==> design/flow/design.v <==
module packet2emesh #(parameter AW = 32,    
		      parameter PW = 104)   
   (
    input [PW-1:0]  packet_in,
    output 	    write_in,    
    output [1:0]    datamode_in, 
    output [4:0]    ctrlmode_in, 
    output [AW-1:0] dstaddr_in,  
    output [AW-1:0] srcaddr_in,  
    output [AW-1:0] data_in  
    );
   generate
      if(PW==104)
	begin : p104
	   assign write_in           = packet_in[0];   
	   assign datamode_in[1:0]   = packet_in[2:1];   
	   assign ctrlmode_in[4:0]   = {1'b0,packet_in[6:3]};   
	   assign dstaddr_in[31:0]   = packet_in[39:8]; 	 
	   assign srcaddr_in[31:0]   = packet_in[103:72];  
	   assign data_in[31:0]      = packet_in[71:40]; 
	end
      else if(PW==136)
	begin : p136
	   assign write_in           = packet_in[0];
	   assign datamode_in[1:0]   = packet_in[2:1];  
	   assign ctrlmode_in[4:0]   = packet_in[7:3];
	   assign dstaddr_in[63:0]   = {packet_in[135:104],packet_in[39:8]}; 
	   assign srcaddr_in[63:0]   = {packet_in[71:40],packet_in[135:72]};
	   assign data_in[63:0]      = packet_in[103:40];
	end
      else if(PW==72)
	begin : p72
	   assign write_in           = packet_in[0];
	   assign datamode_in[1:0]   = packet_in[2:1];  
	   assign ctrlmode_in[4:0]   = packet_in[7:3];
	   assign dstaddr_in[31:0]   = packet_in[39:8]; 
	   assign data_in[31:0]      = packet_in[71:40];
	end
      else if(PW==40)
	begin : p40
	   assign write_in           = packet_in[0];
	   assign datamode_in[1:0]   = packet_in[2:1];  
	   assign ctrlmode_in[4:0]   = packet_in[7:3];
	   assign dstaddr_in[15:0]   = packet_in[23:8]; 
	   assign data_in[15:0]      = packet_in[39:24];
	end
      else
	begin : unknown
	end
   endgenerate
endmodule  
module emesh2packet #(parameter AW = 32,    
		      parameter PW = 104)   
   (
    input 	    write_out, 
    input [1:0]     datamode_out,
    input [4:0]     ctrlmode_out,
    input [AW-1:0]  dstaddr_out,
    input [AW-1:0]  data_out, 
    input [AW-1:0]  srcaddr_out, 
    output [PW-1:0] packet_out
    );
   assign packet_out[0]       = write_out;   
   assign packet_out[2:1]     = datamode_out[1:0];
   assign packet_out[7:3]     = ctrlmode_out[4:0];
   generate   
     if(PW==136)
	begin : p136
	   assign packet_out[39:8]    = dstaddr_out[31:0];
	   assign packet_out[71:40]   = data_out[31:0];     
	   assign packet_out[103:72]  = srcaddr_out[31:0];  
	   assign packet_out[135:104] = dstaddr_out[63:32];
	end
      else if(PW==104)
	begin : p104
	   assign packet_out[39:8]    = dstaddr_out[31:0];
	   assign packet_out[71:40]   = data_out[31:0];
	   assign packet_out[103:72]  = srcaddr_out[31:0];
	end
      else if(PW==72)
	begin : p72
	   assign packet_out[39:8]    = dstaddr_out[31:0];
	   assign packet_out[71:40]   = data_out[31:0];
	end
      else if(PW==40)
	begin : p40
	   assign packet_out[23:8]    = dstaddr_out[15:0];
	   assign packet_out[39:24]   = data_out[15:0];
	end
   endgenerate
endmodule  
module oh_dsync  #(parameter PS    = 2,         
		   parameter DELAY = 0         
		   )
   (
    input  clk,  
    input  nreset,  
    input  din,  
    output dout     
    );
   localparam ASIC = 0;   
   generate
      if(ASIC)	
	begin : g0
	   asic_dsync asic_dsync (.clk(clk),
				  .nreset(nreset),
				  .din(din),
				  .dout(dout));
	end
      else
	begin : g0
	   reg [PS:0]   sync_pipe; 
	   always @ (posedge clk or negedge nreset)		 
	     if(!nreset)
	       sync_pipe[PS:0] <= 1'b0;
	     else
	       sync_pipe[PS:0] <= {sync_pipe[PS-1:0],din};	      	      
	   assign dout = (DELAY & sync_pipe[PS]) |   
			 (~DELAY & sync_pipe[PS-1]);  
      	end 
   endgenerate
endmodule  
module oh_memory_ram  # (parameter DW    = 104,            
			 parameter DEPTH = 32,             
			 parameter AW    = $clog2(DEPTH)   
			 ) 
   ( 
    input 		rd_clk, 
    input 		rd_en,  
    input [AW-1:0] 	rd_addr,  
    output reg [DW-1:0] rd_dout,  
    input 		wr_clk, 
    input 		wr_en,  
    input [AW-1:0] 	wr_addr,  
    input [DW-1:0] 	wr_wem,  
    input [DW-1:0] 	wr_din  
    );
   reg [DW-1:0]        ram    [DEPTH-1:0];  
   integer 	       i;
   always @ (posedge rd_clk)
     if(rd_en)       
       rd_dout[DW-1:0] <= ram[rd_addr[AW-1:0]];
   always @(posedge wr_clk)    
     for (i=0;i<DW;i=i+1)
       if (wr_en & wr_wem[i]) 
         ram[wr_addr[AW-1:0]][i] <= wr_din[i];
endmodule  
module oh_memory_dp # (parameter DW    = 104,       
		       parameter DEPTH = 32,        
		       parameter PROJ  = "",        
		       parameter MCW   = 8,          
		       parameter AW    = $clog2(DEPTH)  
		       ) 
   ( 
    input 	    wr_clk,  
    input 	    wr_en,  
    input [DW-1:0]  wr_wem,  
    input [AW-1:0]  wr_addr, 
    input [DW-1:0]  wr_din,  
    input 	    rd_clk,  
    input 	    rd_en,  
    input [AW-1:0]  rd_addr, 
    output [DW-1:0] rd_dout, 
    input 	    shutdown,  
    input [MCW-1:0] memconfig,  
    input [MCW-1:0] memrepair,  
    input 	    bist_en,  
    input 	    bist_we,  
    input [DW-1:0]  bist_wem,  
    input [AW-1:0]  bist_addr,  
    input [DW-1:0]  bist_din   
    );
   localparam ASIC = 0;   
   generate
      if(ASIC)
	begin : asic
	   oh_memory_ram #(.DW(DW),
			   .DEPTH(DEPTH))	     
	   memory_dp ( 
		      .rd_dout	(rd_dout[DW-1:0]),
		      .rd_clk	(rd_clk),
		      .rd_en	(rd_en),
		      .rd_addr	(rd_addr[AW-1:0]),
		      .wr_en	(wr_en),
		      .wr_clk	(wr_clk),
		      .wr_addr	(wr_addr[AW-1:0]),
		      .wr_wem	(wr_wem[DW-1:0]),
		      .wr_din	(wr_din[DW-1:0]));
	end  
      else
	begin : generic
	   oh_memory_ram #(.DW(DW),
			   .DEPTH(DEPTH))	     
	   memory_dp ( 
		      .rd_dout	(rd_dout[DW-1:0]),
		      .rd_clk	(rd_clk),
		      .rd_en	(rd_en),
		      .rd_addr	(rd_addr[AW-1:0]),
		      .wr_en	(wr_en),
		      .wr_clk	(wr_clk),
		      .wr_addr	(wr_addr[AW-1:0]),
		      .wr_wem	(wr_wem[DW-1:0]),
		      .wr_din	(wr_din[DW-1:0]));
	end  
   endgenerate
endmodule  
module oh_fifo_sync #(parameter DW        = 104,       
		      parameter DEPTH     = 32,        
		      parameter PROG_FULL = (DEPTH/2), 
		      parameter AW = $clog2(DEPTH)     
		      ) 
(
   input 	       clk,  
   input 	       nreset,  
   input [DW-1:0]      din,  
   input 	       wr_en,  
   input 	       rd_en,  
   output [DW-1:0]     dout,  
   output 	       full,  
   output 	       prog_full,  
   output 	       empty,  
   output reg [AW-1:0] rd_count      
 );
   reg [AW-1:0]        wr_addr;
   reg [AW-1:0]        rd_addr;
   wire 	       fifo_read;
   wire 	       fifo_write;
   assign empty       = (rd_count[AW-1:0] == 0);   
   assign prog_full   = (rd_count[AW-1:0] >= PROG_FULL);   
   assign full        = (rd_count[AW-1:0] == (DEPTH-1));
   assign fifo_read   = rd_en & ~empty;
   assign fifo_write  = wr_en & ~full;
   always @ ( posedge clk or negedge nreset) 
     if(!nreset) 
       begin	   
          wr_addr[AW-1:0]   <= 'd0;
          rd_addr[AW-1:0]   <= 'b0;
          rd_count[AW-1:0]  <= 'b0;
       end 
     else if(fifo_write & fifo_read) 
       begin
	  wr_addr[AW-1:0] <= wr_addr[AW-1:0] + 'd1;
	  rd_addr[AW-1:0] <= rd_addr[AW-1:0] + 'd1;	      
       end 
     else if(fifo_write) 
       begin
	  wr_addr[AW-1:0] <= wr_addr[AW-1:0]  + 'd1;
	  rd_count[AW-1:0]<= rd_count[AW-1:0] + 'd1;	
       end 
     else if(fifo_read) 
       begin	      
          rd_addr[AW-1:0] <= rd_addr[AW-1:0]  + 'd1;
          rd_count[AW-1:0]<= rd_count[AW-1:0] - 'd1;
       end
   oh_memory_dp 
     #(.DW(DW),
       .DEPTH(DEPTH))
   mem ( 
	.rd_dout	(dout[DW-1:0]),
	.rd_clk		(clk),
	.rd_en		(fifo_read),
	.rd_addr	(rd_addr[AW-1:0]),
	.wr_clk		(clk),
	.wr_en		(fifo_write),
  	.wr_wem		({(DW){1'b1}}),
	.wr_addr	(wr_addr[AW-1:0]),
	.wr_din	        (din[DW-1:0]));
endmodule  
module emaxi( 
   wr_wait, rd_wait, rr_access, rr_packet, m_axi_awid, m_axi_awaddr,
   m_axi_awlen, m_axi_awsize, m_axi_awburst, m_axi_awlock,
   m_axi_awcache, m_axi_awprot, m_axi_awqos, m_axi_awvalid, m_axi_wid,
   m_axi_wdata, m_axi_wstrb, m_axi_wlast, m_axi_wvalid, m_axi_bready,
   m_axi_arid, m_axi_araddr, m_axi_arlen, m_axi_arsize, m_axi_arburst,
   m_axi_arlock, m_axi_arcache, m_axi_arprot, m_axi_arqos,
   m_axi_arvalid, m_axi_rready,
   wr_access, wr_packet, rd_access, rd_packet, rr_wait, m_axi_aclk,
   m_axi_aresetn, m_axi_awready, m_axi_wready, m_axi_bid, m_axi_bresp,
   m_axi_bvalid, m_axi_arready, m_axi_rid, m_axi_rdata, m_axi_rresp,
   m_axi_rlast, m_axi_rvalid
   );
   parameter M_IDW  = 12;
   parameter PW     = 104;
   parameter AW     = 32;
   parameter DW     = 32;
   input 	       wr_access;
   input [PW-1:0]      wr_packet;   
   output 	       wr_wait;
   input 	       rd_access;
   input [PW-1:0]      rd_packet;
   output 	       rd_wait;
   output 	       rr_access;
   output [PW-1:0]     rr_packet;
   input 	       rr_wait;
   input  	       m_axi_aclk;     
   input  	       m_axi_aresetn;  
   output [M_IDW-1:0]  m_axi_awid;     
   output [31 : 0]     m_axi_awaddr;   
   output [7 : 0]      m_axi_awlen;    
   output [2 : 0]      m_axi_awsize;   
   output [1 : 0]      m_axi_awburst;  
   output              m_axi_awlock;   
   output [3 : 0]      m_axi_awcache;  
   output [2 : 0]      m_axi_awprot;   
   output [3 : 0]      m_axi_awqos;    
   output 	       m_axi_awvalid;  
   input 	       m_axi_awready;  
   output [M_IDW-1:0]  m_axi_wid;     
   output [63 : 0]     m_axi_wdata;    
   output [7 : 0]      m_axi_wstrb;    
   output 	       m_axi_wlast;    
   output 	       m_axi_wvalid;   
   input 	       m_axi_wready;   
   input [M_IDW-1:0]   m_axi_bid;
   input [1 : 0]       m_axi_bresp;    
   input 	       m_axi_bvalid;   
   output 	       m_axi_bready;   
   output [M_IDW-1:0]  m_axi_arid;     
   output [31 : 0]     m_axi_araddr;   
   output [7 : 0]      m_axi_arlen;    
   output [2 : 0]      m_axi_arsize;   
   output [1 : 0]      m_axi_arburst;  
   output              m_axi_arlock;   
   output [3 : 0]      m_axi_arcache;  
   output [2 : 0]      m_axi_arprot;   
   output [3 : 0]      m_axi_arqos;    
   output 	       m_axi_arvalid;  
   input 	       m_axi_arready;  
   input [M_IDW-1:0]   m_axi_rid;      
   input [63 : 0]      m_axi_rdata;    
   input [1 : 0]       m_axi_rresp;    
   input 	       m_axi_rlast;    
   input 	       m_axi_rvalid;   
   output 	       m_axi_rready;   
   reg [31 : 0]        m_axi_awaddr;
   reg [7:0] 	       m_axi_awlen;
   reg [2:0] 	       m_axi_awsize;
   reg 		       m_axi_awvalid;
   reg [63 : 0]        m_axi_wdata;
   reg [63 : 0]        m_axi_rdata_reg;
   reg [7 : 0] 	       m_axi_wstrb;
   reg 		       m_axi_wlast;
   reg 		       m_axi_wvalid;
   reg 		       awvalid_b;
   reg [31:0] 	       awaddr_b;
   reg [2:0] 	       awsize_b;
   reg [7:0] 	       awlen_b;
   reg 		       wvalid_b;
   reg [63:0] 	       wdata_b;
   reg [7:0] 	       wstrb_b;
   reg [63 : 0]        wdata_aligned;
   reg [7 : 0] 	       wstrb_aligned;
   reg 		       rr_access;
   reg [31:0] 	       rr_data;
   reg [31:0] 	       rr_srcaddr;
   reg [3:0] 	       rr_datamode;
   reg [3:0] 	       rr_ctrlmode;
   reg [31:0] 	       rr_dstaddr;
   reg [63:0] 	       m_axi_rdata_fifo;
   reg 		       rr_access_fifo;
   wire 	       aw_go;
   wire 	       w_go;
   wire 	       readinfo_wren;
   wire 	       readinfo_full;
   wire [40:0] 	       readinfo_out;
   wire [40:0] 	       readinfo_in;
   wire 	       awvalid_in;
   wire [1:0] 	       wr_datamode;
   wire [AW-1:0]       wr_dstaddr;
   wire [DW-1:0]       wr_data;
   wire [AW-1:0]       wr_srcaddr;
   wire [1:0] 	       rd_datamode;
   wire [4:0] 	       rd_ctrlmode;
   wire [AW-1:0]       rd_dstaddr;
   wire [AW-1:0]       rd_srcaddr;
   wire [1:0] 	       rr_datamode_fifo;
   wire [3:0] 	       rr_ctrlmode_fifo;
   wire [31:0] 	       rr_dstaddr_fifo;
   wire [2:0] 	       rr_alignaddr_fifo;
   wire [103:0]        packet_out;   
   wire 	       fifo_prog_full;
   wire 	       fifo_full;   	
   wire 	       fifo_rd_en;
   wire 	       fifo_wr_en;
   packet2emesh p2e_rxwr (
			  .write_in		(),
			  .datamode_in		(wr_datamode[1:0]),
			  .ctrlmode_in		(),
			  .dstaddr_in		(wr_dstaddr[AW-1:0]),
			  .data_in		(wr_data[DW-1:0]),
			  .srcaddr_in		(wr_srcaddr[AW-1:0]),
			  .packet_in		(wr_packet[PW-1:0])
			  );
   packet2emesh p2e_rxrd (
			  .write_in		(),
			  .datamode_in		(rd_datamode[1:0]),
			  .ctrlmode_in		(rd_ctrlmode[4:0]),
			  .dstaddr_in		(rd_dstaddr[AW-1:0]),
			  .data_in		(),
			  .srcaddr_in		(rd_srcaddr[AW-1:0]),
			  .packet_in		(rd_packet[PW-1:0])
			  );
   emesh2packet e2p (
		     .packet_out	(rr_packet[PW-1:0]),
		     .write_out		(1'b1),
		     .datamode_out	(rr_datamode[1:0]),
		     .ctrlmode_out	({1'b0,rr_ctrlmode[3:0]}),
		     .dstaddr_out	(rr_dstaddr[AW-1:0]),
		     .data_out		(rr_data[DW-1:0]),
		     .srcaddr_out	(rr_srcaddr[AW-1:0])
		     );
   assign m_axi_awid[M_IDW-1:0]  = {(M_IDW){1'b0}};
   assign m_axi_awburst[1:0]	= 2'b01;  
   assign m_axi_awcache[3:0]	= 4'b0000;  
   assign m_axi_awprot[2:0]	= 3'b000;
   assign m_axi_awqos[3:0]	= 4'b0000;
   assign m_axi_awlock          = 1'b0;
   assign m_axi_arid[M_IDW-1:0] = {(M_IDW){1'b0}};
   assign m_axi_arburst[1:0]	= 2'b01;  
   assign m_axi_arcache[3:0]	= 4'b0000;
   assign m_axi_arprot[2:0]	= 3'h0;
   assign m_axi_arqos[3:0]	= 4'h0;
   assign m_axi_arlock          = 1'b0;
   assign m_axi_bready    	= 1'b1; 
   assign m_axi_wid[M_IDW-1:0]  = {(M_IDW){1'b0}};
   assign aw_go       = m_axi_awvalid & m_axi_awready;
   assign w_go        = m_axi_wvalid  & m_axi_wready;
   assign wr_wait     = awvalid_b | wvalid_b;
   assign awvalid_in  = wr_access & ~awvalid_b & ~wvalid_b;
   always @( posedge m_axi_aclk )     
     if(!m_axi_aresetn) 
       begin
          m_axi_awvalid      <= 1'b0;
          m_axi_awaddr[31:0] <= 32'd0;
          m_axi_awlen[7:0]   <= 8'd0;
          m_axi_awsize[2:0]  <= 3'd0;	  
          awvalid_b          <= 1'b0;
          awaddr_b           <= 'd0;
          awlen_b[7:0]       <= 'd0;
          awsize_b[2:0]      <= 'd0;
       end 
     else 
       begin
          if( ~m_axi_awvalid | aw_go ) 
	    begin
               if( awvalid_b ) 
		 begin
		    m_axi_awvalid       <= 1'b1;
		    m_axi_awaddr[31:0]  <= awaddr_b[31:0];
		    m_axi_awlen[7:0]    <= awlen_b[7:0];
		    m_axi_awsize[2:0]   <= awsize_b[2:0];
		 end 
	      else 
		begin
		   m_axi_awvalid       <= awvalid_in;
		   m_axi_awaddr[31:0]  <= wr_dstaddr[31:0];
		   m_axi_awlen[7:0]    <= 8'b0;
		   m_axi_awsize[2:0]   <= { 1'b0, wr_datamode[1:0]};
		end
	    end
          if( awvalid_in & m_axi_awvalid & ~aw_go )
            awvalid_b <= 1'b1;
          else if( aw_go )
            awvalid_b <= 1'b0;
         if( awvalid_in )
	   begin
              awaddr_b[31:0]  <= wr_dstaddr[31:0];
              awlen_b[7:0]    <= 8'b0;
              awsize_b[2:0]   <= { 1'b0, wr_datamode[1:0] };
         end        
       end  
   always @*
     case( wr_datamode[1:0] )        
       2'b00:    wdata_aligned[63:0] = { 8{wr_data[7:0]}};
       2'b01:    wdata_aligned[63:0] = { 4{wr_data[15:0]}};
       2'b10:    wdata_aligned[63:0] = { 2{wr_data[31:0]}};
       default: wdata_aligned[63:0]  = { wr_srcaddr[31:0], wr_data[31:0]};
     endcase
   always @*
     begin
	case(wr_datamode[1:0])
          2'd0:  
            case(wr_dstaddr[2:0])
              3'd0:    wstrb_aligned[7:0] = 8'h01;
              3'd1:    wstrb_aligned[7:0] = 8'h02;
              3'd2:    wstrb_aligned[7:0] = 8'h04;
              3'd3:    wstrb_aligned[7:0] = 8'h08;
              3'd4:    wstrb_aligned[7:0] = 8'h10;
              3'd5:    wstrb_aligned[7:0] = 8'h20;
              3'd6:    wstrb_aligned[7:0] = 8'h40;
              default: wstrb_aligned[7:0] = 8'h80;
            endcase
          2'd1:  
            case(wr_dstaddr[2:1])
              2'd0:    wstrb_aligned[7:0] = 8'h03;
              2'd1:    wstrb_aligned[7:0] = 8'h0c;
              2'd2:    wstrb_aligned[7:0] = 8'h30;
              default: wstrb_aligned[7:0] = 8'hc0;
            endcase
          2'd2:  
            if(wr_dstaddr[2])
	      wstrb_aligned[7:0] = 8'hf0;
            else
	      wstrb_aligned[7:0] = 8'h0f;
	  2'd3: 
	    wstrb_aligned[7:0] = 8'hff;
	endcase  
     end  
   always @ (posedge m_axi_aclk )
     if(~m_axi_aresetn) 
       begin	  
	  m_axi_wvalid      <= 1'b0;
          m_axi_wdata[63:0] <= 64'b0;
          m_axi_wstrb[7:0]  <= 8'b0;
          m_axi_wlast       <= 1'b1;  
          wvalid_b          <= 1'b0;
          wdata_b[63:0]     <= 64'b0;
          wstrb_b[7:0]      <= 8'b0;         
       end 
     else 
       begin
          if( ~m_axi_wvalid | w_go ) 
	    begin
            if( wvalid_b ) 
	      begin
		 m_axi_wvalid       <= 1'b1;
		 m_axi_wdata[63:0]  <= wdata_b[63:0];
		 m_axi_wstrb[7:0]   <= wstrb_b[7:0];
              end 
	    else 
	      begin
		 m_axi_wvalid       <= awvalid_in;
		 m_axi_wdata[63:0]  <= wdata_aligned[63:0];
		 m_axi_wstrb[7:0]   <= wstrb_aligned[7:0];
              end
            end  
         if( wr_access & m_axi_wvalid & ~w_go )
           wvalid_b <= 1'b1;
         else if( w_go )
           wvalid_b <= 1'b0;
          if( awvalid_in ) 
	    begin
               wdata_b[63:0] <= wdata_aligned[63:0];
               wstrb_b[7:0]  <= wstrb_aligned[7:0];
            end
       end  
   assign  readinfo_in[40:0] = {rd_srcaddr[31:0], 
				rd_dstaddr[2:0],  
				rd_ctrlmode[3:0], 
				rd_datamode[1:0]  
				};
   wire sync_nreset;   
   oh_dsync dsync(.dout	(sync_nreset),
	       .clk	(m_axi_aclk),
	       .nreset       (1'b1),
	       .din	(m_axi_aresetn)
	       );
   oh_fifo_sync #(.DW(104), 
		   .DEPTH(32)) 
   fifo_async (.full		(fifo_full),
	       .prog_full	(fifo_prog_full),
	       .dout		(packet_out[103:0]),
	       .empty		(),
	       .nreset		(sync_nreset),
	       .clk	        (m_axi_aclk),
	       .wr_en		(fifo_wr_en),
	       .din		({63'b0,readinfo_in[40:0]}),
	       .rd_en		(fifo_rd_en)
	       ); 
   assign  rr_datamode_fifo[1:0]  = packet_out[1:0];
   assign  rr_ctrlmode_fifo[3:0]  = packet_out[5:2];
   assign  rr_alignaddr_fifo[2:0] = packet_out[8:6];
   assign  rr_dstaddr_fifo[31:0]  = packet_out[40:9];
   assign    m_axi_araddr[31:0]   = rd_dstaddr[31:0];
   assign    m_axi_arsize[2:0]    = {1'b0, rd_datamode[1:0]};
   assign    m_axi_arlen[7:0]     = 8'd0;  
   assign    m_axi_arvalid        = rd_access & ~fifo_prog_full;  
   assign    fifo_wr_en           = m_axi_arvalid & m_axi_arready ;
   assign    rd_wait              = ~m_axi_arready | fifo_prog_full; 
   assign    fifo_rd_en           =  m_axi_rvalid & m_axi_rready; 
   assign    m_axi_rready         = ~rr_wait;  
   always @ (posedge m_axi_aclk)
     if(!m_axi_aresetn) 
       begin
	  rr_access_fifo  <= 1'b0;	  
	  rr_access       <= 1'b0;	  
       end
     else	 
       begin
	  rr_access_fifo   <= fifo_rd_en;
	  rr_access        <= rr_access_fifo;	  
       end
   always @ (posedge m_axi_aclk)    
     begin	  
	m_axi_rdata_fifo[63:0] <= m_axi_rdata[63:0];      	  
	rr_datamode[1:0]       <= rr_datamode_fifo[1:0];
	rr_ctrlmode[3:0]       <= rr_ctrlmode_fifo[3:0];
	rr_dstaddr[31:0]       <= rr_dstaddr_fifo[31:0];	  
	case(rr_datamode_fifo[1:0]) 
          2'd0:   
            case(rr_alignaddr_fifo[2:0])
	      3'd0:     rr_data[31:0] <= {24'b0,m_axi_rdata_fifo[7:0]};
	      3'd1:     rr_data[31:0] <= {24'b0,m_axi_rdata_fifo[15:8]};
	      3'd2:     rr_data[31:0] <= {24'b0,m_axi_rdata_fifo[23:16]};
	      3'd3:     rr_data[31:0] <= {24'b0,m_axi_rdata_fifo[31:24]};
	      3'd4:     rr_data[31:0] <= {24'b0,m_axi_rdata_fifo[39:32]};
	      3'd5:     rr_data[31:0] <= {24'b0,m_axi_rdata_fifo[47:40]};
	      3'd6:     rr_data[31:0] <= {24'b0,m_axi_rdata_fifo[55:48]};
	      3'd7:     rr_data[31:0] <= {24'b0,m_axi_rdata_fifo[63:56]};
	      default:  rr_data[31:0] <= {24'b0,m_axi_rdata_fifo[7:0]};
            endcase	    
          2'd1:   
            case(rr_alignaddr_fifo[2:1])
	      2'd0:    rr_data[31:0] <= {16'b0,m_axi_rdata_fifo[15:0]};
	      2'd1:    rr_data[31:0] <= {16'b0,m_axi_rdata_fifo[31:16]};
	      2'd2:    rr_data[31:0] <= {16'b0,m_axi_rdata_fifo[47:32]};
	      2'd3:    rr_data[31:0] <= {16'b0,m_axi_rdata_fifo[63:48]};
	      default: rr_data[31:0] <= {16'b0,m_axi_rdata_fifo[15:0]};
            endcase
          2'd2:   
	    begin
               if(rr_alignaddr_fifo[2])
		 rr_data[31:0] <= m_axi_rdata_fifo[63:32];
               else
		 rr_data[31:0] <= m_axi_rdata_fifo[31:0];
	    end
          2'd3: 
	    begin  
	       rr_data[31:0]     <= m_axi_rdata_fifo[31:0];
	       rr_srcaddr[31:0]  <= m_axi_rdata_fifo[63:32];
            end
        endcase         
     end  
endmodule  
==> design/flow/run.sh <==
#!/bin/bash
# the make line also repeats each setting of config.mk as NAME=value (left out here)
make -C /OpenROAD-flow-scripts/flow DESIGN_CONFIG=/design/flow/config.mk WORK_HOME=/design/flow/orfs CLKGATE_MAP_FILE= finish
==> design/flow/config.mk <==
export PLATFORM = sky130hd
export DESIGN_NAME = emaxi
export DESIGN_NICKNAME = emaxi
export VERILOG_FILES = /design/flow/design.v
export SDC_FILE = /design/flow/constraint.sdc
export NUM_CORES = 4
export LEC_CHECK = 0
export CAP_MARGIN = 20
export CORE_MARGIN = 2
export CORE_UTILIZATION = 57
export CTS_CLUSTER_SIZE = 57
export SLEW_MARGIN = 20
export TNS_END_PERCENT = 5
==> design/flow/constraint.sdc <==
create_clock -name core_clock -period 4.62 [get_ports {m_axi_aclk}]
set_input_delay 0.9240 -clock core_clock [delete_from_list [all_inputs] [get_ports {m_axi_aclk}]]
set_output_delay 0.9240 -clock core_clock [all_outputs]
set_load 0.01 [all_outputs]
==> results.py, run 1 <==
# Synthesis and PnR figures
metrics = {
    "status": {
        "outcome": "no timing/DRC/antenna violations",
    },
    "logic_synthesis": {
        "synthCells": 4217,
        "yosys.cell_count.top_type": "edfxtp_1",
        "yosys_cells": 4217,
        "synth_area_per_cell_um2": 16.0,
        "synth_area_um2": 67500,
        "async_reset_ff_share_pct": 0.855,
        "top_logic_kind": "multiplexers",
        "simple_gate_area_share_pct": 5.01,
        "area_leaders": "edfxtp_1 62%, dfxtp_1 11%, mux2i_1 6.3%",
        "synth_area_leader_cell": "edfxtp_1",
        "top_cells_by_count": "1385 x edfxtp_1, 422 x mux2i_1, 354 x dfxtp_1",
        "ys_area_um2": 67500,
        "synth_cell_types": 61,
        "flop_cell": "edfxtp_1",
        "ys_sh_adder_pct": 0.248,
        "ys_sh_xor_pct": 0.130,
        "edf_count": 1385,
        "ys_seq_share_pct": 72.7,
        "synth_flop_count": 1754,
        "yosys_warnings": 4,
        "mux_area_share_pct": 12.2,
        "yosys.area_share.aoi_pct": 6.40,
        "top_cell_area_share_pct": 61.6,
    },
    "power": {
        "powerClk_w": 0.0137,
        "seq-power_w": 0.0187,
        "maxPowerGroup": "registers",
        "leakagePower_nw": 27.2,
        "power_switching_w": 0.0126,
        "ir_drop_v": 0.000398,
        "pg_comb_w": 0.0108,
        "p_comb_share_pct": 25.0,
        "internal-power_w": 0.0306,
        "p_sw_share_pct": 29.1,
        "pwr-share-clk_pct": 31.7,
        "seqPwrFrac_pct": 43.3,
        "power_density_nw_per_um2": 545,
    },
    "cts": {
        "clkLatencyLatePin_ps": 790,
        "clock_sinks": 1754,
        "postCtsSetupBuffers": 0,
        "clk_pin_slew_ps": 60,
        "holdBufCountCts": 0,
        "cts_root_buf": "clkbuf_16",
        "cts_tree": "built",
        "cts.htree.levels": 4,
        "cts_buffer_depth": 3,
        "cts_resized": 0,
        "cts_buffers": 176,
    },
    "finish": {
        "area.growth.synth_to_final_pct": 17.5,
        "fin_nets": 5000,
        "finish.utilization_pct": 67.3,
    },
    "setup_path": {
        "worst-setup-path-type": "primary input to output pin",
        "reg2reg_depth": 5,
        "rr_endpoint": "fifo_async.mem.generic.memory_dp.rd_dout[40]$_DFFE_PP_",
        "path_depth": 2,
        "cp-start-kind": "primary input",
        "critPathRequiredTime_ps": 3700,
        "r2r-start": "fifo_async.rd_addr[0]$_DFFE_PN0P_",
        "slowest_stage": "clkdlybuf4s50_1",
        "crit_top_cell": "clkdlybuf4s50_1",
        "path_buffers": 2,
        "crit_fanout": 10,
        "reg2reg_slack_ps": 1550,
        "crit_family": "buffers and inverters",
        "cp-end-kind": "output pin",
        "crit_end": "m_axi_arsize[0]",
        "slowest_delay_ps": 810,
        "cp-startpoint": "rd_packet[1]",
        "path_cells": "clkdlybuf4s50_1 -> clkdlybuf4s50_1",
        "arrival_ps": 2480,
    },
    "global_route": {
        "use_met1_pct": 39.3,
        "grt_busiest_layer": "met2",
        "grt.met2_usage_pct": 45.8,
        "antenna_found_initial": 20,
        "use_met3_pct": 4.52,
        "grt_overflow": 0,
        "grt_pass1_vias": 36400,
        "grt_first_pass_wirelength_um": 248000,
        "grt_max_degree": 111,
        "grt_use_total_pct": 28.0,
    },
    "placed_design": {
        "place_congestion": 0.797,
        "place_hpwl_um": 103000,
        "numPortBuffers": 431,
    },
    "routing": {
        "vias": 38000,
        "dr.pass1.iters": 5,
        "routed_via_density": 5.97,
        "detail-route-antenna-nets": 0,
        "drc": 0,
        "routed_wl_um": 171000,
        "drt-initial-drc-count": 3482,
        "wl_per_cell_um": 26.8,
    },
    "final_timing": {
        "skew_ps": 30.1,
        "slew_violations": 0,
        "max-slew-margin-rel_pct": 23.9,
        "fmax_ghz": 0.294,
        "whs_ps": 314,
        "finalHoldViolations": 0,
        "rsz0062_at_grt": "false",
        "tightestPinTransition_ps": 1140,
        "finalSetupTns_ps": 0,
        "min_period_ps": 3400,
        "setup_viol_count_final": 0,
        "period_used_pct": 73.7,
    },
    "floorplanning": {
        "core-area_um2": 118000,
        "io_pins": 646,
        "die_y_um": 348,
        "fp_util_pct": 57.3,
        "std_cell_rows": 126,
        "die-width_um": 348,
        "die_area_um2": 121000,
    },
    "flow_run": {
        "maxCapViolations": 0,
        "log.warning_count": 112,
    },
    "min_path": {
        "holdCritPathClass": "register to asynchronous set/reset pin",
    },
}
-- per-layer routing --
metal  routed length (um)  share of wire [%]
met1                71400                 42
met2                83400                 49
met3                11700                6.8
met4                 4090                2.4
met5                   21              0.012
-- layout make-up --
cell class                 count  area (um^2)
antenna                       11         27.5
clock buffer                 231         4910
clock inverter                95          646
fill                        8173        38500
inverter                      22         87.6
multi-input combinational   2140        16900
sequential                  1754        49100
tap                         1536         1920
timing repair buffer         583         5750
-- metrics by stage --
step / setup slack (ps) / std cells / cell area [um^2] / total power (W)
2_1_floorplan: 581 / 4301 / 67800 / 0.0259
3_3_place_gp: 925 / 6033 / 73700 / 0.0298
3_5_place_dp: 883 / 6034 / 73700 / 0.0299
4_1_cts: 1240 / 6360 / 79300 / 0.0436
5_1_grt: 1200 / 6368 / 79300 / 0.0449
6_report: 1220 / 6372 / 79300 / 0.0432
==> inputs of run 2 (changes only) <==
ABC_AREA = 1   (was not set)
CORE_UTILIZATION = 70   (was 57)
CTS_CLUSTER_SIZE = 75   (was 57)
HOLD_SLACK_MARGIN = 0.29   (was not set)
SETUP_SLACK_MARGIN = -0.26   (was not set)
TNS_END_PERCENT = not set   (was 5)
clock period = 4.57 ns   (was 4.62 ns; I/O delays follow)
==> results.py, run 2 <==
# Synthesis and PnR figures
metrics = {
    "floorplanning": {
        "io_pins": 646,
        "fp_util_pct": 70.8,
        "die-width_um": 320,
        "std_cell_rows": 115,
        "die_area_um2": 102000,
        "core-area_um2": 98600,
        "die_y_um": 320,
    },
    "setup_path": {
        "cp-startpoint": "awvalid_b$_SDFFE_PN0P_",
        "critPathRequiredTime_ps": 3660,
        "slowest_delay_ps": 560,
        "crit_family": "buffers and inverters",
        "path_buffers": 2,
        "path_depth": 3,
        "worst-setup-path-type": "register to output pin",
        "slowest_stage": "inv_2",
        "crit_fanout": 42,
        "path_cells": "inv_2 -> nand2_1 -> clkdlybuf4s50_1",
        "cp-start-kind": "register",
        "arrival_ps": 2510,
        "r2r-start": "fifo_async.rd_addr[1]$_DFFE_PN0P_",
        "reg2reg_depth": 6,
        "crit_end": "wr_wait",
        "reg2reg_slack_ps": 1660,
        "rr_endpoint": "fifo_async.mem.generic.memory_dp.rd_dout[33]$_DFFE_PP_",
        "cp-end-kind": "output pin",
    },
    "logic_synthesis": {
        "yosys_warnings": 4,
        "synth_area_um2": 69800,
        "ys_sh_adder_pct": 0.226,
        "top_cell_area_share_pct": 59.6,
        "async_reset_ff_share_pct": 0.855,
        "ys_seq_share_pct": 70.3,
        "ys_area_um2": 69800,
        "synth_area_per_cell_um2": 10.8,
        "area_leaders": "edfxtp_1 60%, nand2_1 13%, dfxtp_1 10%",
        "ys_sh_xor_pct": 0.113,
        "synth_area_leader_cell": "edfxtp_1",
        "simple_gate_area_share_pct": 19.5,
        "synth_flop_count": 1754,
        "yosys_cells": 6472,
        "top_logic_kind": "simple AND/OR/NAND/NOR gates",
        "flop_cell": "edfxtp_1",
        "yosys.cell_count.top_type": "nand2_1",
        "synthCells": 6472,
        "yosys.area_share.aoi_pct": 5.43,
        "synth_cell_types": 42,
        "edf_count": 1385,
        "mux_area_share_pct": 0,
        "top_cells_by_count": "2362 x nand2_1, 1385 x edfxtp_1, 760 x nand3_1",
    },
    "final_timing": {
        "period_used_pct": 74.9,
        "max-slew-margin-rel_pct": 23.6,
        "finalHoldViolations": 0,
        "fmax_ghz": 0.292,
        "min_period_ps": 3420,
        "setup_viol_count_final": 0,
        "slew_violations": 0,
        "tightestPinTransition_ps": 1140,
        "rsz0062_at_grt": "false",
        "skew_ps": 26.3,
    },
    "cts": {
        "cts_root_buf": "clkbuf_16",
        "cts_tree": "built",
        "cts_resized": 0,
        "cts.htree.levels": 4,
        "cts_buffers": 168,
        "clock_sinks": 1754,
        "postCtsSetupBuffers": 0,
        "cts_buffer_depth": 3,
        "holdBufCountCts": 0,
        "clk_pin_slew_ps": 60,
        "clkLatencyLatePin_ps": 790,
    },
    "global_route": {
        "grt_use_total_pct": 37.4,
        "grt_first_pass_wirelength_um": 286000,
        "grt_max_degree": 203,
        "grt_pass1_vias": 48400,
        "antenna_found_initial": 25,
        "grt_overflow": 0,
    },
    "flow_run": {
        "log.warning_count": 125,
        "maxCapViolations": 0,
    },
    "routing": {
        "detail-route-antenna-nets": 0,
        "routed_wl_um": 192000,
        "dr.pass1.iters": 6,
        "wl_per_cell_um": 23.4,
        "drc": 0,
        "drt-initial-drc-count": 6807,
        "vias": 50500,
        "routed_via_density": 6.13,
    },
    "power": {
        "powerClk_w": 0.0136,
        "leakagePower_nw": 30.5,
        "maxPowerGroup": "registers",
        "p_comb_share_pct": 28.7,
        "pwr-share-clk_pct": 29.9,
        "seqPwrFrac_pct": 41.4,
        "seq-power_w": 0.0188,
        "power_switching_w": 0.0155,
        "p_sw_share_pct": 34.1,
        "pg_comb_w": 0.0131,
        "ir_drop_v": 0.000598,
        "internal-power_w": 0.0300,
        "power_density_nw_per_um2": 567,
    },
    "finish": {
        "filler_cell_count": 5714,
        "logic_area_um2": 18200,
        "flop_area_um2": 49100,
        "fin_nets": 7114,
        "area.growth.synth_to_final_pct": 14.9,
        "finish.utilization_pct": 81.4,
        "fin_area_um2": 80200,
    },
    "placed_design": {
        "place_congestion": 0.963,
        "numPortBuffers": 431,
        "place_hpwl_um": 111000,
        "dpl-instance-area_um2": 74900,
    },
    "min_path": {
        "holdCritPathClass": "register to asynchronous set/reset pin",
    },
    "status": {
        "outcome": "no timing/DRC/antenna violations",
    },
}
[run 2: per-stage QoR]
step	hold WS (ps)	power (W)	worst slack [ps]	cells	setup TNS, ps
floorplan	180	0.0272	-152	6556	-14600
global placement	315	0.0315	769	7908	0
detailed placement	314	0.0318	686	7908	0
CTS	326	0.0453	1120	8216	0
global route	337	0.0473	1090	8233	0
finish	330	0.0455	1150	8234	0
[run 2: routing by layer]
layer	vias up	GRT usage [%]	routed length, um
li1	22600	-	-
met1	24000	48.5	68600
met2	3238	60.4	93100
met3	604	7.38	21100
met4	4	19.5	9620
met5	-	0	27
[run 2: layout make-up]
type | instances | area share, %
timing repair buffer | 558 | 6.73
clock buffer | 230 | 5.83
tap | 1287 | 2.01
inverter | 115 | 0.576
antenna | 18 | 0.0562
clock inverter | 78 | 0.888
sequential | 1754 | 61.2
multi-input combinational | 4194 | 22.7
==> inputs of run 3 (changes only) <==
ABC_AREA = not set   (was 1)
CELL_PAD_IN_SITES_GLOBAL_PLACEMENT = 2   (was not set)
CORE_MARGIN = 5   (was 2)
CORE_UTILIZATION = 40   (was 70)
CTS_CLUSTER_SIZE = 19   (was 75)
HOLD_SLACK_MARGIN = not set   (was 0.29)
MAX_ROUTING_LAYER = met4   (was not set)
SETUP_SLACK_MARGIN = not set   (was -0.26)
clock period = 5.62 ns   (was 4.57 ns; I/O delays follow)
==> results.py, run 3 <==
# Synthesis and PnR figures
metrics = {
    "logic_synthesis": {
        "top_cell_area_share_pct": 61.6,
        "yosys_cells": 4217,
        "yosys_warnings": 4,
        "top_logic_kind": "multiplexers",
        "ys_sh_xor_pct": 0.130,
        "flop_cell": "edfxtp_1",
        "top_cells_by_count": "1385 x edfxtp_1, 422 x mux2i_1, 354 x dfxtp_1",
        "simple_gate_area_share_pct": 5.01,
        "synth_area_per_cell_um2": 16.0,
        "ys_area_um2": 67500,
        "synth_area_leader_cell": "edfxtp_1",
        "synth_cell_types": 61,
        "yosys.cell_count.top_type": "edfxtp_1",
        "async_reset_ff_share_pct": 0.855,
        "area_leaders": "edfxtp_1 62%, dfxtp_1 11%, mux2i_1 6.3%",
        "synth_flop_count": 1754,
        "ys_seq_share_pct": 72.7,
        "mux_area_share_pct": 12.2,
        "edf_count": 1385,
        "ys_sh_adder_pct": 0.248,
        "synth_area_um2": 67500,
        "yosys.area_share.aoi_pct": 6.40,
        "synthCells": 4217,
    },
    "global_route": {
        "grt_first_pass_wirelength_um": 267000,
        "grt_pass1_vias": 36400,
        "antenna_found_initial": 10,
        "grt_overflow": 0,
        "grt_use_total_pct": 21.5,
        "grt_max_degree": 122,
    },
    "setup_path": {
        "worst-setup-path-type": "primary input to register",
        "cp-startpoint": "rd_access",
        "reg2reg_depth": 5,
        "crit_fanout": 23,
        "slowest_stage": "nor2_4",
        "crit_top_cell": "nand2_1",
        "cp-end-kind": "register",
        "crit_family": "simple AND/OR/NAND/NOR gates",
        "path_depth": 7,
        "path_buffers": 3,
        "critPathRequiredTime_ps": 6110,
        "slowest_delay_ps": 890,
        "reg2reg_slack_ps": 2050,
        "crit_end": "fifo_async.mem.generic.memory_dp.ram[23][36]$_DFFE_PP_",
        "path_cells": "clkdlybuf4s50_1 -> nor2b_1 -> nand2_1 -> inv_2 -> nand2_1 -> nor2_4 -> buf_12",
        "arrival_ps": 4220,
        "cp-start-kind": "primary input",
        "rr_endpoint": "fifo_async.mem.generic.memory_dp.rd_dout[7]$_DFFE_PP_",
        "r2r-start": "fifo_async.rd_addr[0]$_DFFE_PN0P_",
    },
    "floorplanning": {
        "fp_util_pct": 40.3,
        "core-area_um2": 167000,
        "std_cell_rows": 150,
        "die_y_um": 421,
        "die_area_um2": 177000,
        "io_pins": 646,
        "die-width_um": 421,
    },
    "power": {
        "ir_drop_v": 0.000446,
        "seq-power_w": 0.0154,
        "seqPwrFrac_pct": 42.3,
        "powerClk_w": 0.0119,
        "p_comb_share_pct": 25.0,
        "pg_comb_w": 0.00910,
        "leakagePower_nw": 27.1,
        "power_density_nw_per_um2": 455,
        "power_switching_w": 0.0109,
        "maxPowerGroup": "registers",
        "p_sw_share_pct": 29.8,
        "pwr-share-clk_pct": 32.8,
        "internal-power_w": 0.0256,
    },
    "cts": {
        "clock_sinks": 1754,
        "cts_resized": 0,
        "cts_buffers": 189,
        "clk_pin_slew_ps": 60,
        "holdBufCountCts": 0,
        "cts_buffer_depth": 3,
        "cts_root_buf": "clkbuf_16",
        "cts_tree": "built",
        "clkLatencyLatePin_ps": 820,
        "postCtsSetupBuffers": 0,
        "cts.htree.levels": 4,
    },
    "routing": {
        "drt-initial-drc-count": 2795,
        "routed_via_density": 5.30,
        "wl_met1_um": 87000,
        "dr.pass1.iters": 5,
        "drc": 0,
        "wl_per_cell_um": 26.7,
        "routed_wl_um": 188000,
        "top_layer": "met4",
        "detail-route-antenna-nets": 0,
        "wl_met2_um": 87600,
        "dr_wl_met3_um": 9630,
        "vias": 37200,
    },
    "finish": {
        "filler_cell_count": 14500,
        "finish.utilization_pct": 47.8,
        "area.growth.synth_to_final_pct": 18.7,
        "flop_area_um2": 49100,
        "fin_nets": 4982,
        "logic_area_um2": 16900,
    },
    "final_timing": {
        "fmax_ghz": 0.268,
        "skew_ps": 25.2,
        "setup_viol_count_final": 0,
        "tightestPinTransition_ps": 1070,
        "slew_violations": 0,
        "finalSetupTns_ps": 0,
        "finalHoldViolations": 0,
        "min_period_ps": 3730,
        "period_used_pct": 66.5,
        "rsz0062_at_grt": "false",
        "max-slew-margin-rel_pct": 28.9,
    },
    "placed_design": {
        "place_hpwl_um": 114000,
        "place_congestion": 0.747,
        "numPortBuffers": 431,
    },
    "flow_run": {
        "maxCapViolations": 0,
        "log.warning_count": 105,
    },
    "min_path": {
        "holdCritPathClass": "register to asynchronous set/reset pin",
    },
    "status": {
        "outcome": "no timing/DRC/antenna violations",
    },
}
[run 3: cell type report]
cell class / count / area share [%]
Antenna cell: 6 / 0.0187
Clock buffer: 267 / 6.56
Clock inverter: 81 / 0.828
Inverter: 22 / 0.111
Multi-Input combinational cell: 2140 / 21.0
Sequential cell: 1754 / 61.3
Tap cell: 2204 / 3.44
Timing Repair Buffer: 552 / 6.74
[run 3: through the flow]
stage | area (um^2) | power (W) | hold WS [ps] | setup WS [ps] | instances
3_3_place_gp | 74300 | 0.0250 | 314 | 1020 | 6671
6_report | 80100 | 0.0364 | 320 | 1890 | 7026
5_1_grt | 80100 | 0.0381 | 350 | 1750 | 7024
3_5_place_dp | 74300 | 0.0250 | 315 | 1000 | 6672
4_1_cts | 80200 | 0.0371 | 335 | 1880 | 7020
2_1_floorplan | 67800 | 0.0213 | 180 | 1380 | 4301
[run 3: metal layers]
metal,vias up,GRT usage [%]
li1,17000,-
met5,-,-
met2,929,33.1
met1,19100,30.2
met3,247,3.73
met4,0,4.96
==> inputs of run 4 (changes only) <==
CELL_PAD_IN_SITES_GLOBAL_PLACEMENT = not set   (was 2)
CORE_MARGIN = 2   (was 5)
CORE_UTILIZATION = 57   (was 40)
CTS_CLUSTER_SIZE = not set   (was 19)
MAX_ROUTING_LAYER = not set   (was met4)
SETUP_SLACK_MARGIN = 0.81   (was not set)
TNS_END_PERCENT = 5   (was not set)
clock period = 4.18 ns   (was 5.62 ns; I/O delays follow)
==> results.py, run 4 <==
# Synthesis and PnR figures
metrics = {
    "cts": {
        "clock_sinks": 1754,
        "cts_buffer_depth": 3,
        "cts_root_buf": "clkbuf_16",
        "cts_tree": "built",
        "holdBufCountCts": 0,
        "cts.htree.levels": 4,
        "cts_resized": 0,
        "postCtsSetupBuffers": 0,
        "cts_buffers": 174,
        "clk_pin_slew_ps": 60,
        "clkLatencyLatePin_ps": 800,
    },
    "logic_synthesis": {
        "ys_seq_share_pct": 72.7,
        "yosys.area_share.aoi_pct": 6.40,
        "ys_area_um2": 67500,
        "synth_cell_types": 61,
        "synth_area_per_cell_um2": 16.0,
        "yosys_warnings": 4,
        "synth_area_um2": 67500,
        "ys_sh_xor_pct": 0.130,
        "top_cell_area_share_pct": 61.6,
        "synth_flop_count": 1754,
        "edf_count": 1385,
        "synth_area_leader_cell": "edfxtp_1",
        "area_leaders": "edfxtp_1 62%, dfxtp_1 11%, mux2i_1 6.3%",
        "async_reset_ff_share_pct": 0.855,
        "top_cells_by_count": "1385 x edfxtp_1, 422 x mux2i_1, 354 x dfxtp_1",
        "yosys.cell_count.top_type": "edfxtp_1",
        "simple_gate_area_share_pct": 5.01,
        "mux_area_share_pct": 12.2,
        "top_logic_kind": "multiplexers",
        "flop_cell": "edfxtp_1",
        "ys_sh_adder_pct": 0.248,
        "yosys_cells": 4217,
        "synthCells": 4217,
    },
    "placed_design": {
        "pre_cts_ws_ps": 698,
        "dpl-instance-area_um2": 73700,
        "numPortBuffers": 431,
        "place_congestion": 0.821,
        "place_inst": 6037,
        "place_hpwl_um": 103000,
    },
    "setup_path": {
        "cp-end-kind": "output pin",
        "cp-startpoint": "rd_packet[10]",
        "path_depth": 3,
        "crit_fanout": 33,
        "arrival_ps": 2240,
        "r2r-start": "fifo_async.rd_addr[0]$_DFFE_PN0P_",
        "crit_family": "buffers and inverters",
        "cp-start-kind": "primary input",
        "reg2reg_slack_ps": 1120,
        "slowest_delay_ps": 610,
        "slowest_stage": "clkdlybuf4s50_1",
        "path_buffers": 3,
        "reg2reg_depth": 5,
        "worst-setup-path-type": "primary input to output pin",
        "critPathRequiredTime_ps": 3340,
        "rr_endpoint": "fifo_async.mem.generic.memory_dp.rd_dout[21]$_DFFE_PP_",
        "crit_top_cell": "clkdlybuf4s50_1",
        "path_cells": "clkdlybuf4s50_1 -> buf_4 -> clkdlybuf4s50_1",
        "crit_end": "m_axi_araddr[2]",
    },
    "global_route": {
        "grt_max_degree": 99,
        "antenna_found_initial": 24,
        "grt_overflow": 0,
        "grt_use_total_pct": 28.0,
        "grt_pass1_vias": 36500,
        "grt_first_pass_wirelength_um": 246000,
    },
    "power": {
        "power_switching_w": 0.0141,
        "p_sw_share_pct": 29.3,
        "p_comb_share_pct": 25.0,
        "power_density_nw_per_um2": 604,
        "leakagePower_nw": 27.1,
        "maxPowerGroup": "registers",
        "ir_drop_v": 0.000569,
        "seq-power_w": 0.0207,
        "pg_comb_w": 0.0120,
        "powerClk_w": 0.0152,
        "internal-power_w": 0.0339,
        "pwr-share-clk_pct": 31.8,
        "seqPwrFrac_pct": 43.2,
    },
    "floorplanning": {
        "die_area_um2": 121000,
        "fp_util_pct": 57.3,
        "die_y_um": 348,
        "die-width_um": 348,
        "std_cell_rows": 126,
        "core-area_um2": 118000,
        "io_pins": 646,
    },
    "final_timing": {
        "setup_ws_ps": 1100,
        "fmax_ghz": 0.325,
        "finalSetupTns_ps": 0,
        "max-slew-margin-rel_pct": 27.7,
        "min_period_ps": 3080,
        "setup_viol_count_final": 0,
        "tightestPinTransition_ps": 1080,
        "slew_violations": 0,
        "rsz0062_at_grt": "false",
        "skew_ps": 28.9,
        "finalHoldViolations": 0,
        "period_used_pct": 73.7,
    },
    "routing": {
        "drt-initial-drc-count": 3695,
        "drc": 0,
        "dr.pass1.iters": 5,
        "wl_per_cell_um": 26.8,
        "vias": 37800,
        "routed_wl_um": 171000,
        "detail-route-antenna-nets": 0,
        "routed_via_density": 5.93,
    },
    "status": {
        "outcome": "no timing/DRC/antenna violations",
    },
    "finish": {
        "finish.utilization_pct": 67.3,
        "area.growth.synth_to_final_pct": 17.5,
        "fin_nets": 5000,
        "final_cells": 6381,
        "fin_area_um2": 79300,
    },
    "flow_run": {
        "log.warning_count": 105,
        "maxCapViolations": 0,
    },
    "min_path": {
        "holdCritPathClass": "register to asynchronous set/reset pin",
    },
}
## run 4: metrics by stage
stage | hold slack (ps) | total power (W)
finish | 275 | 0.0479
global route | 339 | 0.0498
CTS | 308 | 0.0483
detailed placement | 304 | 0.0331
global placement | 291 | 0.0331
floorplan | 180 | 0.0286
## run 4: area by class of cell
type | instances | area (um^2)
multi-input combinational | 2140 | 16900
tap | 1536 | 1920
clock buffer | 241 | 4740
clock inverter | 84 | 873
inverter | 22 | 87.6
fill | 8177 | 38500
antenna | 19 | 47.5
sequential | 1754 | 49100
timing repair buffer | 585 | 5710
## run 4: metal layers
layer / part of all wire, % / vias up / track usage (%)
met3: 7.1 / 251 / 5.54
met5: 0.035 / - / 0
met4: 2.9 / 8 / 10.4
li1: - / 17000 / -
met2: 49 / 1352 / 45.1
met1: 41 / 19200 / 38.3
==> inputs of run 5 (changes only) <==
ABC_AREA = 1   (was not set)
CELL_PAD_IN_SITES_GLOBAL_PLACEMENT = 3   (was not set)
CORE_ASPECT_RATIO = 0.8   (was not set)
CORE_UTILIZATION = 62   (was 57)
CTS_CLUSTER_DIAMETER = 211   (was not set)
GPL_ROUTABILITY_DRIVEN = 0   (was not set)
GPL_TIMING_DRIVEN = 0   (was not set)
HOLD_SLACK_MARGIN = -0.1   (was not set)
PLACE_DENSITY_LB_ADDON = 0.01   (was not set)
SETUP_SLACK_MARGIN = 0.16   (was 0.81)
SLEW_MARGIN = 35   (was 20)
TNS_END_PERCENT = 20   (was 5)
clock period = 2.11 ns   (was 4.18 ns; I/O delays follow)
==> results.py, run 5 <==
# Physical implementation metrics
metrics = {
    "logic_synthesis": {
        "synth_area_per_cell_um2": 10.8,
        "ys_sh_adder_pct": 0.226,
        "mux_area_share_pct": 0,
        "synth_area_leader_cell": "edfxtp_1",
        "yosys_warnings": 4,
        "edf_count": 1385,
        "yosys.cell_count.top_type": "nand2_1",
        "synth_cell_types": 42,
        "top_cell_area_share_pct": 59.6,
        "ys_sh_xor_pct": 0.113,
        "synthCells": 6472,
        "simple_gate_area_share_pct": 19.5,
        "ys_area_um2": 69800,
        "top_logic_kind": "simple AND/OR/NAND/NOR gates",
        "ys_seq_share_pct": 70.3,
        "synth_area_um2": 69800,
        "flop_cell": "edfxtp_1",
        "yosys.area_share.aoi_pct": 5.43,
        "area_leaders": "edfxtp_1 60%, nand2_1 13%, dfxtp_1 10%",
        "yosys_cells": 6472,
        "async_reset_ff_share_pct": 0.855,
        "top_cells_by_count": "2362 x nand2_1, 1385 x edfxtp_1, 760 x nand3_1",
        "synth_flop_count": 1754,
    },
    "status": {
        "outcome": "aborted with a tool error",
        "stop_stage": "3_1_place_gp_skip_io",
        "error_line": "[ERROR FLW-0024] Place density exceeds 1.0 (current PLACE_DENSITY_LB_ADDON =  0.01). Please check if the value of  PLACE_DENSITY_LB_ADDON is between 0 and 0.99.",
    },
    "floorplanning": {
        "fp_util_pct": 62.2,
        "die_area_um2": 115000,
        "die_y_um": 304,
        "std_cell_rows": 110,
        "core-area_um2": 112000,
        "die-width_um": 379,
    },
}
==> inputs of run 6 (changes only) <==
ABC_AREA = not set   (was 1)
CAP_MARGIN = 0   (was 20)
CELL_PAD_IN_SITES_GLOBAL_PLACEMENT = 2   (was 3)
CORE_ASPECT_RATIO = not set   (was 0.8)
CORE_MARGIN = 8   (was 2)
CORE_UTILIZATION = 40   (was 62)
CTS_CLUSTER_DIAMETER = not set   (was 211)
CTS_CLUSTER_SIZE = 19   (was not set)
GPL_TIMING_DRIVEN = not set   (was 0)
HOLD_SLACK_MARGIN = not set   (was -0.1)
MAX_ROUTING_LAYER = met4   (was not set)
PLACE_DENSITY_LB_ADDON = not set   (was 0.01)
SETUP_SLACK_MARGIN = not set   (was 0.16)
SLEW_MARGIN = 20   (was 35)
TNS_END_PERCENT = not set   (was 20)
clock period = 5.62 ns   (was 2.11 ns; I/O delays follow)
==> results.py, run 6 <==
# Synthesis and PnR figures
metrics = {
    "routing": {
        "vias": 37300,
        "drt-initial-drc-count": 2652,
        "routed_via_density": 5.29,
        "dr_wl_met3_um": 10800,
        "wl_met1_um": 86600,
        "dr.pass1.iters": 7,
        "detail-route-antenna-nets": 0,
        "wl_met2_um": 91500,
        "wl_per_cell_um": 27.4,
        "drc": 0,
        "top_layer": "met4",
        "routed_wl_um": 193000,
    },
    "logic_synthesis": {
        "synth_area_leader_cell": "edfxtp_1",
        "async_reset_ff_share_pct": 0.855,
        "synth_area_um2": 67500,
        "top_cells_by_count": "1385 x edfxtp_1, 422 x mux2i_1, 354 x dfxtp_1",
        "yosys.cell_count.top_type": "edfxtp_1",
        "yosys.area_share.aoi_pct": 6.40,
        "top_logic_kind": "multiplexers",
        "yosys_cells": 4217,
        "ys_sh_adder_pct": 0.248,
        "yosys_warnings": 4,
        "synth_area_per_cell_um2": 16.0,
        "simple_gate_area_share_pct": 5.01,
        "mux_area_share_pct": 12.2,
        "edf_count": 1385,
        "flop_cell": "edfxtp_1",
        "area_leaders": "edfxtp_1 62%, dfxtp_1 11%, mux2i_1 6.3%",
        "top_cell_area_share_pct": 61.6,
        "ys_area_um2": 67500,
        "synthCells": 4217,
        "synth_cell_types": 61,
        "ys_seq_share_pct": 72.7,
        "synth_flop_count": 1754,
        "ys_sh_xor_pct": 0.130,
    },
    "global_route": {
        "grt_overflow": 0,
        "grt_use_total_pct": 21.3,
        "antenna_found_initial": 7,
        "grt_first_pass_wirelength_um": 274000,
        "grt_pass1_vias": 37100,
        "grt_max_degree": 103,
    },
    "power": {
        "seq-power_w": 0.0155,
        "power_switching_w": 0.0111,
        "maxPowerGroup": "registers",
        "internal-power_w": 0.0258,
        "p_comb_share_pct": 24.7,
        "leakagePower_nw": 27.3,
        "p_sw_share_pct": 30.0,
        "ir_drop_v": 0.000354,
        "seqPwrFrac_pct": 41.9,
        "power_density_nw_per_um2": 458,
        "powerClk_w": 0.0123,
        "pwr-share-clk_pct": 33.3,
        "pg_comb_w": 0.00912,
    },
    "final_timing": {
        "min_period_ps": 3800,
        "max-slew-margin-rel_pct": 27.6,
        "fmax_ghz": 0.263,
        "finalSetupTns_ps": 0,
        "setup_viol_count_final": 0,
        "skew_ps": 21.6,
        "period_used_pct": 67.7,
        "tightestPinTransition_ps": 1080,
        "finalHoldViolations": 0,
        "slew_violations": 0,
        "rsz0062_at_grt": "false",
    },
    "cts": {
        "cts_tree": "built",
        "postCtsSetupBuffers": 0,
        "clock_sinks": 1754,
        "cts_buffers": 188,
        "cts_root_buf": "clkbuf_16",
        "holdBufCountCts": 0,
        "clk_pin_slew_ps": 60,
        "clkLatencyLatePin_ps": 820,
        "cts.htree.levels": 4,
        "cts_resized": 0,
        "cts_buffer_depth": 3,
    },
    "setup_path": {
        "cp-end-kind": "output pin",
        "reg2reg_depth": 5,
        "path_depth": 3,
        "critPathRequiredTime_ps": 4500,
        "r2r-start": "fifo_async.rd_addr[1]$_DFFE_PN0P_",
        "crit_fanout": 33,
        "arrival_ps": 2680,
        "rr_endpoint": "fifo_async.mem.generic.memory_dp.rd_dout[39]$_DFFE_PP_",
        "path_buffers": 3,
        "path_cells": "clkdlybuf4s50_1 -> buf_4 -> clkdlybuf4s50_1",
        "cp-start-kind": "primary input",
        "reg2reg_slack_ps": 2270,
        "crit_end": "m_axi_arsize[1]",
        "crit_top_cell": "clkdlybuf4s50_1",
        "crit_family": "buffers and inverters",
        "slowest_stage": "clkdlybuf4s50_1",
        "worst-setup-path-type": "primary input to output pin",
        "slowest_delay_ps": 750,
        "cp-startpoint": "rd_packet[2]",
    },
    "placed_design": {
        "place_inst": 6694,
        "dpl-instance-area_um2": 74400,
        "place_hpwl_um": 119000,
        "numPortBuffers": 431,
    },
    "floorplanning": {
        "die_y_um": 427,
        "die-width_um": 427,
        "fp_util_pct": 40.3,
        "io_pins": 646,
        "die_area_um2": 182000,
        "core-area_um2": 167000,
        "std_cell_rows": 150,
    },
    "finish": {
        "filler_cell_count": 14500,
        "final_cells": 7052,
        "finish.utilization_pct": 48.1,
        "fin_area_um2": 80500,
        "area.growth.synth_to_final_pct": 19.3,
        "fin_nets": 5003,
        "flop_area_um2": 49100,
        "logic_area_um2": 16900,
    },
    "flow_run": {
        "log.warning_count": 104,
        "maxCapViolations": 0,
    },
    "min_path": {
        "holdCritPathClass": "register to asynchronous set/reset pin",
    },
    "status": {
        "outcome": "no timing/DRC/antenna violations",
    },
}
## run 6: metal layers
layer | GRT usage [%] | vias up
met5 | - | -
met4 | 5.46 | 0
met3 | 4.37 | 260
met2 | 33.6 | 919
met1 | 28.5 | 19100
li1 | - | 17000
## run 6: through the flow
step	hold WS (ps)	setup slack (ps)	power, W
finish	337	1820	0.0369
global route	347	1770	0.0385
global placement	312	1260	0.0251
detailed placement	327	1230	0.0251
floorplan	180	1380	0.0213
CTS	340	1780	0.0375
## run 6: cell type report
cell class              instances  area share (%)
repair buffers                574            6.94
clock buffers                 247            6.34
well taps                    2204            3.43
clock inverters               105            1.27
flip-flops and latches       1754            60.9
multi-input cells            2140            20.9
inverters                      22           0.110
diodes                          6          0.0187
==> inputs of run 7 (changes only) <==
CAP_MARGIN = 20   (was 0)
CELL_PAD_IN_SITES_DETAIL_PLACEMENT = 1   (was not set)
CELL_PAD_IN_SITES_GLOBAL_PLACEMENT = 0   (was 2)
CORE_MARGIN = 2   (was 8)
CTS_CLUSTER_DIAMETER = 28   (was not set)
CTS_CLUSTER_SIZE = not set   (was 19)
GPL_ROUTABILITY_DRIVEN = not set   (was 0)
GPL_TIMING_DRIVEN = 0   (was not set)
HOLD_SLACK_MARGIN = -0.07   (was not set)
MIN_ROUTING_LAYER = met2   (was not set)
PLACE_DENSITY_LB_ADDON = 0.05   (was not set)
TNS_END_PERCENT = 15   (was not set)
clock period = 2.2 ns   (was 5.62 ns; I/O delays follow)
==> results.py, run 7 <==
# Synthesis and PnR figures
metrics = {
    "final_timing": {
        "finalHoldViolations": 20,
        "skew_ps": 93.7,
        "setup_viol_count_final": 307,
        "whs_ps": -24.8,
        "fmax_ghz": 0.353,
        "min_period_ps": 2830,
        "max-slew-margin-rel_pct": 24.4,
        "slew_violations": 0,
        "tightestPinTransition_ps": 1130,
        "period_used_pct": 129,
        "rsz0062_at_grt": "true",
        "setup_ws_ps": -629,
    },
    "setup_path": {
        "crit_family": "simple AND/OR/NAND/NOR gates",
        "crit_fanout": 10,
        "cp-end-kind": "register",
        "arrival_ps": 3240,
        "rr_endpoint": "fifo_async.mem.generic.memory_dp.rd_dout[8]$_DFFE_PP_",
        "worst-setup-path-type": "register to register",
        "cp-start-kind": "register",
        "cp-startpoint": "fifo_async.rd_addr[3]$_DFFE_PN0P_",
        "path_depth": 6,
        "reg2reg_slack_ps": -630,
        "slowest_delay_ps": 570,
        "path_cells": "buf_2 -> nand3b_1 -> buf_4 -> nor2b_1 -> a21oi_4 -> nand4_1",
        "crit_end": "fifo_async.mem.generic.memory_dp.rd_dout[8]$_DFFE_PP_",
        "critPathRequiredTime_ps": 2610,
        "slowest_stage": "nand4_1",
        "reg2reg_depth": 6,
        "r2r-start": "fifo_async.rd_addr[3]$_DFFE_PN0P_",
        "path_buffers": 2,
    },
    "logic_synthesis": {
        "async_reset_ff_share_pct": 0.855,
        "ys_area_um2": 67500,
        "synth_area_um2": 67500,
        "yosys_cells": 4217,
        "top_cells_by_count": "1385 x edfxtp_1, 422 x mux2i_1, 354 x dfxtp_1",
        "edf_count": 1385,
        "synth_area_per_cell_um2": 16.0,
        "yosys_warnings": 4,
        "synth_flop_count": 1754,
        "mux_area_share_pct": 12.2,
        "simple_gate_area_share_pct": 5.01,
        "area_leaders": "edfxtp_1 62%, dfxtp_1 11%, mux2i_1 6.3%",
        "top_cell_area_share_pct": 61.6,
        "synthCells": 4217,
        "ys_sh_adder_pct": 0.248,
        "yosys.area_share.aoi_pct": 6.40,
        "yosys.cell_count.top_type": "edfxtp_1",
        "top_logic_kind": "multiplexers",
        "synth_area_leader_cell": "edfxtp_1",
        "flop_cell": "edfxtp_1",
        "ys_seq_share_pct": 72.7,
        "ys_sh_xor_pct": 0.130,
        "synth_cell_types": 61,
    },
    "floorplanning": {
        "die-width_um": 415,
        "die_y_um": 415,
        "die_area_um2": 172000,
        "std_cell_rows": 150,
        "fp_util_pct": 40.3,
        "io_pins": 646,
        "core-area_um2": 167000,
    },
    "routing": {
        "drc": 0,
        "detail-route-antenna-nets": 0,
        "routed_wl_um": 236000,
        "routed_via_density": 7.12,
        "dr.pass1.iters": 9,
        "wl_per_cell_um": 29.4,
        "drt-initial-drc-count": 9912,
        "vias": 57100,
    },
    "cts": {
        "cts.htree.levels": 5,
        "cts_tree": "built",
        "clk_pin_slew_ps": 50,
        "clkLatencyLatePin_ps": 980,
        "clock_sinks": 1754,
        "cts_buffer_depth": 4,
        "cts_buffers": 446,
        "cts_root_buf": "clkbuf_16",
    },
    "placed_design": {
        "numPortBuffers": 458,
        "place_hpwl_um": 149000,
        "place_congestion": 0.947,
        "dpl-instance-area_um2": 77100,
    },
    "power": {
        "power_switching_w": 0.0404,
        "p_comb_share_pct": 24.1,
        "power_density_nw_per_um2": 1440,
        "pg_comb_w": 0.0332,
        "seq-power_w": 0.0389,
        "internal-power_w": 0.0970,
        "p_sw_share_pct": 29.4,
        "maxPowerGroup": "clock",
        "seqPwrFrac_pct": 28.3,
        "leakagePower_nw": 36.6,
        "pwr-share-clk_pct": 47.5,
        "ir_drop_v": 0.000977,
        "powerClk_w": 0.0653,
    },
    "global_route": {
        "grt_first_pass_wirelength_um": 334000,
        "grt_max_degree": 34,
        "grt_pass1_vias": 65500,
        "antenna_found_initial": 3,
        "grt_overflow": 0,
        "grt_use_total_pct": 41.7,
    },
    "finish": {
        "fin_nets": 5748,
        "area.growth.synth_to_final_pct": 41.6,
        "fin_area_um2": 95500,
        "filler_cell_count": 15400,
    },
    "flow_run": {
        "log.warning_count": 105,
        "maxCapViolations": 0,
    },
    "status": {
        "outcome": "complete, but fails checks",
        "so_faults": "hold timing, setup timing",
    },
    "min_path": {
        "hold-path-cell-count": 1,
        "min_to": "m_axi_rdata_fifo[1]$_DFF_P_",
        "hp-start": "m_axi_rdata[1]",
        "holdCritPathClass": "primary input to register",
    },
}
==> run 7: routing by layer <==
layer / vias up / wire length, um / GRT usage (%)
met5: - / 0 / -
met4: 0 / 18800 / 9.11
met3: 1757 / 100000 / 53.4
met2: 17900 / 117000 / 47.7
met1: 18900 / 0 / -
li1: 18600 / - / -
==> run 7: layout make-up <==
| cell class | instances | area, um^2 | area share (%) |
|---|---|---|---|
| multi-input cells | 2140 | 17400 | 18.2 |
| inverters | 22 | 100 | 0.105 |
| repair buffers | 684 | 8230 | 8.62 |
| diodes | 34 | 85.1 | 0.0891 |
| plain buffers | 377 | 3000 | 3.14 |
| clock buffers | 549 | 12000 | 12.5 |
| clock inverters | 253 | 2970 | 3.10 |
| flip-flops and latches | 1754 | 49100 | 51.4 |
| well taps | 2204 | 2760 | 2.89 |
==> run 7: repair_timing <==
action	in CTS	in global routing
cloned	4	0
gates resized	456	302
hold buffers	39	0
setup buffers	62	50
hold endpoints to repair	70	0
endpoints found under the setup margin	1334	773
pin swaps	57	62
==> run 7: per-stage QoR <==
stage	worst slack [ps]	cells	utilization, %	total power [W]	setup TNS [ps]
3_5_place_dp	-1420	7040	46.1	0.0662	-996280
6_report	-629	8017	57.1	0.137	-28620
4_1_cts	-484	7945	56.4	0.135	-36500
2_1_floorplan	-48.0	4301	-	0.0545	-2930
5_1_grt	-461	7998	57.0	0.141	-35830
3_3_place_gp	-1760	6963	45.1	0.0657	-2232130
Power and IR drop assume default switching activity.
